==> v11 <==
Design mac_demo, start of the top module:
module mac_demo(input    clk, 
           input    reset, 
           input    ena,
   	   input    signed [16-1 : 0] k,
           input    signed [16-1 : 0] x,   
           output   signed [2 * 16 - 1 : 0] acc_out
          ) ;
           wire     signed [2 * 16 - 1 : 0] p ;
           wire     signed [2 * 16 - 1 : 0] acc_in ;
   multiplier  #(.width(16)) mult_0(.multiplicand(k),
                                          .multiplier(x),
                       			  .product(p)
                			  ) ;
   adder     #(.width(2*16)) add_0(.a(p),
                			 .b(acc_out),
                			 .sum(acc_in)
               				) ;
   accumulator  #(.width(2*16))  acc_0(.clk(clk),
                   			     .reset(reset),
                   			     .ena(ena),
                   			     .acc_in(acc_in),
                   			     .acc_out(acc_out)
                   			) ;
endmodule
Settings: LEC_CHECK=0, CAP_MARGIN=20, CORE_ASPECT_RATIO=0.54, CORE_MARGIN=2, CORE_UTILIZATION=39, CTS_CLUSTER_DIAMETER=265, CTS_CLUSTER_SIZE=87, GPL_ROUTABILITY_DRIVEN=0, GPL_TIMING_DRIVEN=0, MAX_ROUTING_LAYER=met4, PLACE_DENSITY_LB_ADDON=0.22, SETUP_SLACK_MARGIN=-0.19, SLEW_MARGIN=35, TNS_END_PERCENT=40; clock period 6.16 ns.
run.sh (not shown) runs the stock make flow with config.mk's settings and CLKGATE_MAP_FILE=.
==> inputs of v34, as changes to v11 <==
- CORE_ASPECT_RATIO: 0.54 -> 1.01
- CORE_UTILIZATION: 39 -> 72
- CTS_CLUSTER_DIAMETER: 265 -> unset
- CTS_CLUSTER_SIZE: 87 -> 80
- GPL_TIMING_DRIVEN: 0 -> 1
- TNS_END_PERCENT: 40 -> 50
==> flow/constraint.sdc (replaced) <==
create_clock -name core_clock -period 6.73 [get_ports {clk}]
set_input_delay 1.3460 -clock core_clock [delete_from_list [all_inputs] [get_ports {clk}]]
set_output_delay 1.3460 -clock core_clock [all_outputs]
set_load 0.01 [all_outputs]
==> inputs of v38, as changes to v11 <==
- CORE_ASPECT_RATIO: 0.54 -> unset
- CORE_UTILIZATION: 39 -> 40
- CTS_CLUSTER_DIAMETER: 265 -> unset
- CTS_CLUSTER_SIZE: 87 -> unset
- GPL_ROUTABILITY_DRIVEN: 0 -> unset
- GPL_TIMING_DRIVEN: 0 -> unset
- MAX_ROUTING_LAYER: met4 -> unset
- PLACE_DENSITY_LB_ADDON: 0.22 -> unset
- SETUP_SLACK_MARGIN: -0.19 -> unset
- SLEW_MARGIN: 35 -> 20
- TNS_END_PERCENT: 40 -> unset
==> flow/constraint.sdc (replaced) <==
create_clock -name core_clock -period 6.89 [get_ports {clk}]
set_input_delay 1.3780 -clock core_clock [delete_from_list [all_inputs] [get_ports {clk}]]
set_output_delay 1.3780 -clock core_clock [all_outputs]
set_load 0.01 [all_outputs]
==> qor.csv <==
stage,metric,value,unit
grt,gr usage total,0.423,
timing,setup ws final,-168,ps
cells_and_area,Final Cell Area,14300,sq um
timing,Final setup viols,11,
routing,TritonRoute pass-1 iters,7,
grt,most used routing layer,met2,
grt,vias in the first global route,11500,
cells_and_area,Gate Area,10200,sq um
run_status,status,"complete, but fails checks",
run_status,failing layout criteria,negative setup slack,
# the run above: v34

==> qor.csv <==
stage,metric,value,unit
timing,worst hold slack,486,ps
routing,TritonRoute pass-1 iters,6,
cells_and_area,Gate Area,10300,sq um
die,Tap Cells,416,
timing,setup ws final,-575,ps
timing,Final setup viols,18,
run_status,failing layout criteria,negative setup slack,
grt,gr usage total,0.246,
run_status,status,"complete, but fails checks",
grt,most used routing layer,met1,
logic_synthesis,syn avg cell area,9.22,sq um
cells_and_area,Final Cell Area,14500,sq um
# the run above: v11

==> qor.csv <==
stage,metric,value,unit
timing,Final Max Tran Viols,0,
timing,setup ws final,71.9,ps
run_status,status,finished clean,
cells_and_area,Gate Area,10300,sq um
logic_synthesis,Post-Syn Nets,1730,
clocking,H-tree Lvls,2,
placement,placed cells,1877,
cells_and_area,Reg area,641,sq um
timing,Final setup viols,0,
logic_synthesis,Mux area share,0.00759,
routing,TritonRoute pass-1 iters,5,
logic_synthesis,number of enable flip-flop cells,0,
logic_synthesis,warnings from Yosys,1,
cells_and_area,Final Cell Area,15000,sq um
routing,vias per cell,4.79,
timing,RSZ-0062 raised after global routing,true,
grt,most used routing layer,met2,
grt,gr usage total,0.200,
grt,vias in the first global route,10000,
# the run above: v38



==> v14: inputs <==
==> flow/design.v <==
module multiplier  #(parameter width = 16)
   ( input    signed  [width-1 : 0] multiplicand,
     input    signed  [width-1 : 0] multiplier,   
     output   signed  [2 * width - 1 : 0] product
   ) ;
   assign  product = multiplicand * multiplier ;
endmodule
module  adder  #(parameter width = 32)  
		( input   signed [width-1 : 0] a ,
		  input   signed [width-1 : 0] b , 
		  output  signed [width-1 : 0] sum
		) ;
    assign   sum = a + b ;
endmodule
module accumulator #(parameter width = 32) 
	(input    clk,
     	 input    ena,
         input    reset,
         input	  signed [width - 1 : 0] acc_in,
   	 output   reg signed [width - 1 : 0] acc_out
	) ;
   always @(posedge clk) begin
      if (reset)  acc_out <= 0 ;
      else if (ena) acc_out <= acc_in ;
   end
endmodule
module mac_demo(input    clk, 
           input    reset, 
           input    ena,
   	   input    signed [16-1 : 0] k,
           input    signed [16-1 : 0] x,   
           output   signed [2 * 16 - 1 : 0] acc_out
          ) ;
           wire     signed [2 * 16 - 1 : 0] p ;
           wire     signed [2 * 16 - 1 : 0] acc_in ;
   multiplier  #(.width(16)) mult_0(.multiplicand(k),
                                          .multiplier(x),
                       			  .product(p)
                			  ) ;
   adder     #(.width(2*16)) add_0(.a(p),
                			 .b(acc_out),
                			 .sum(acc_in)
               				) ;
   accumulator  #(.width(2*16))  acc_0(.clk(clk),
                   			     .reset(reset),
                   			     .ena(ena),
                   			     .acc_in(acc_in),
                   			     .acc_out(acc_out)
                   			) ;
endmodule
==> flow/run.sh <==
#!/bin/bash
# the make line also repeats each setting of config.mk as NAME=value (left out here)
make -C /OpenROAD-flow-scripts/flow DESIGN_CONFIG=/design/flow/config.mk WORK_HOME=/design/flow/orfs CLKGATE_MAP_FILE= finish
==> flow/config.mk <==
export PLATFORM = sky130hd
export DESIGN_NAME = mac_demo
export DESIGN_NICKNAME = mac_demo
export VERILOG_FILES = /design/flow/design.v
export SDC_FILE = /design/flow/constraint.sdc
export NUM_CORES = 4
export LEC_CHECK = 0
export ABC_AREA = 1
export CAP_MARGIN = 15
export CELL_PAD_IN_SITES_DETAIL_PLACEMENT = 1
export CELL_PAD_IN_SITES_GLOBAL_PLACEMENT = 2
export CORE_ASPECT_RATIO = 0.86
export CORE_MARGIN = 2
export CORE_UTILIZATION = 40
export CTS_CLUSTER_DIAMETER = 289
export CTS_CLUSTER_SIZE = 31
export MAX_ROUTING_LAYER = met4
export PLACE_DENSITY_LB_ADDON = 0.1
export SETUP_SLACK_MARGIN = 1.95
export SLEW_MARGIN = 20
==> flow/constraint.sdc <==
create_clock -name core_clock -period 7.0 [get_ports {clk}]
set_input_delay 1.4000 -clock core_clock [delete_from_list [all_inputs] [get_ports {clk}]]
set_output_delay 1.4000 -clock core_clock [all_outputs]
set_load 0.01 [all_outputs]
==> inputs of v16, as changes to v14 <==
- ABC_AREA: 1 -> not set
- CAP_MARGIN: 15 -> 20
- CELL_PAD_IN_SITES_DETAIL_PLACEMENT: 1 -> not set
- CELL_PAD_IN_SITES_GLOBAL_PLACEMENT: 2 -> not set
- CORE_ASPECT_RATIO: 0.86 -> not set
- CORE_UTILIZATION: 40 -> 72
- CTS_CLUSTER_DIAMETER: 289 -> 393
- CTS_CLUSTER_SIZE: 31 -> 95
- MAX_ROUTING_LAYER: met4 -> not set
- PLACE_DENSITY: not set -> 0.36
- PLACE_DENSITY_LB_ADDON: 0.1 -> not set
- SETUP_SLACK_MARGIN: 1.95 -> not set
==> flow/constraint.sdc (replaced) <==
create_clock -name core_clock -period 5.93 [get_ports {clk}]
set_input_delay 1.1860 -clock core_clock [delete_from_list [all_inputs] [get_ports {clk}]]
set_output_delay 1.1860 -clock core_clock [all_outputs]
set_load 0.01 [all_outputs]
==> inputs of v19, as changes to v14 <==
- ABC_AREA: 1 -> not set
- CAP_MARGIN: 15 -> 20
- CELL_PAD_IN_SITES_DETAIL_PLACEMENT: 1 -> not set
- CELL_PAD_IN_SITES_GLOBAL_PLACEMENT: 2 -> not set
- CORE_ASPECT_RATIO: 0.86 -> not set
- CORE_UTILIZATION: 40 -> 72
- CTS_CLUSTER_DIAMETER: 289 -> not set
- CTS_CLUSTER_SIZE: 31 -> 28
- MAX_ROUTING_LAYER: met4 -> not set
- PLACE_DENSITY: not set -> 0.71
- PLACE_DENSITY_LB_ADDON: 0.1 -> not set
- SETUP_SLACK_MARGIN: 1.95 -> 1.15
==> flow/constraint.sdc (replaced) <==
create_clock -name core_clock -period 4.52 [get_ports {clk}]
set_input_delay 0.9040 -clock core_clock [delete_from_list [all_inputs] [get_ports {clk}]]
set_output_delay 0.9040 -clock core_clock [all_outputs]
set_load 0.01 [all_outputs]
==> results <==
|  | v16 | v19 | v14 |
|---|---|---|---|
| Sequential-to-total area share from yosys stat | 0.0532 | 0.0532 | 0.0498 |
| Number of clock-tree buffers in the layout | 5 | - | 6 |
| Crit. End Element | flop | - | flop |
| Setup slack, reg-to-reg | 0.53 ns | - | 2.33 ns |
| Placed Cells incl. Taps | 1712 | 1741 | 2187 |
| Count of max-cap constraint violations | 0 | - | 0 |
| Clock tree from TritonCTS | built | - | built |
| Post-Layout Inst Area | 15300 µm² | - | 18400 µm² |
| Die outline width | 133 µm | 133 µm | 197 µm |
| YS chip area | 12000 µm² | 12000 µm² | 12900 µm² |
| Aoi share | 0.0643 | 0.0643 | 0.0384 |
| Worst r2r path cells | 18 | - | 19 |
| Clock Network Area Fraction | 0.0110 | - | 0.00890 |
| Cell resize tally after clock tree synthesis | 202 | 334 | 402 |
| Area-dominant class | combinational gates | - | combinational gates |
| Critical hold path startpoint | acc_0.acc_out[25] | - | acc_0.acc_out[0] |
| Kind of path behind the tightest hold check | reg2reg | - | reg2reg |
| Run status | failed layout checks | aborted with a tool error | timing/DRC/antenna clean |
| Failing step | - | global routing | - |
| Violated checks | setup timing | - | - |
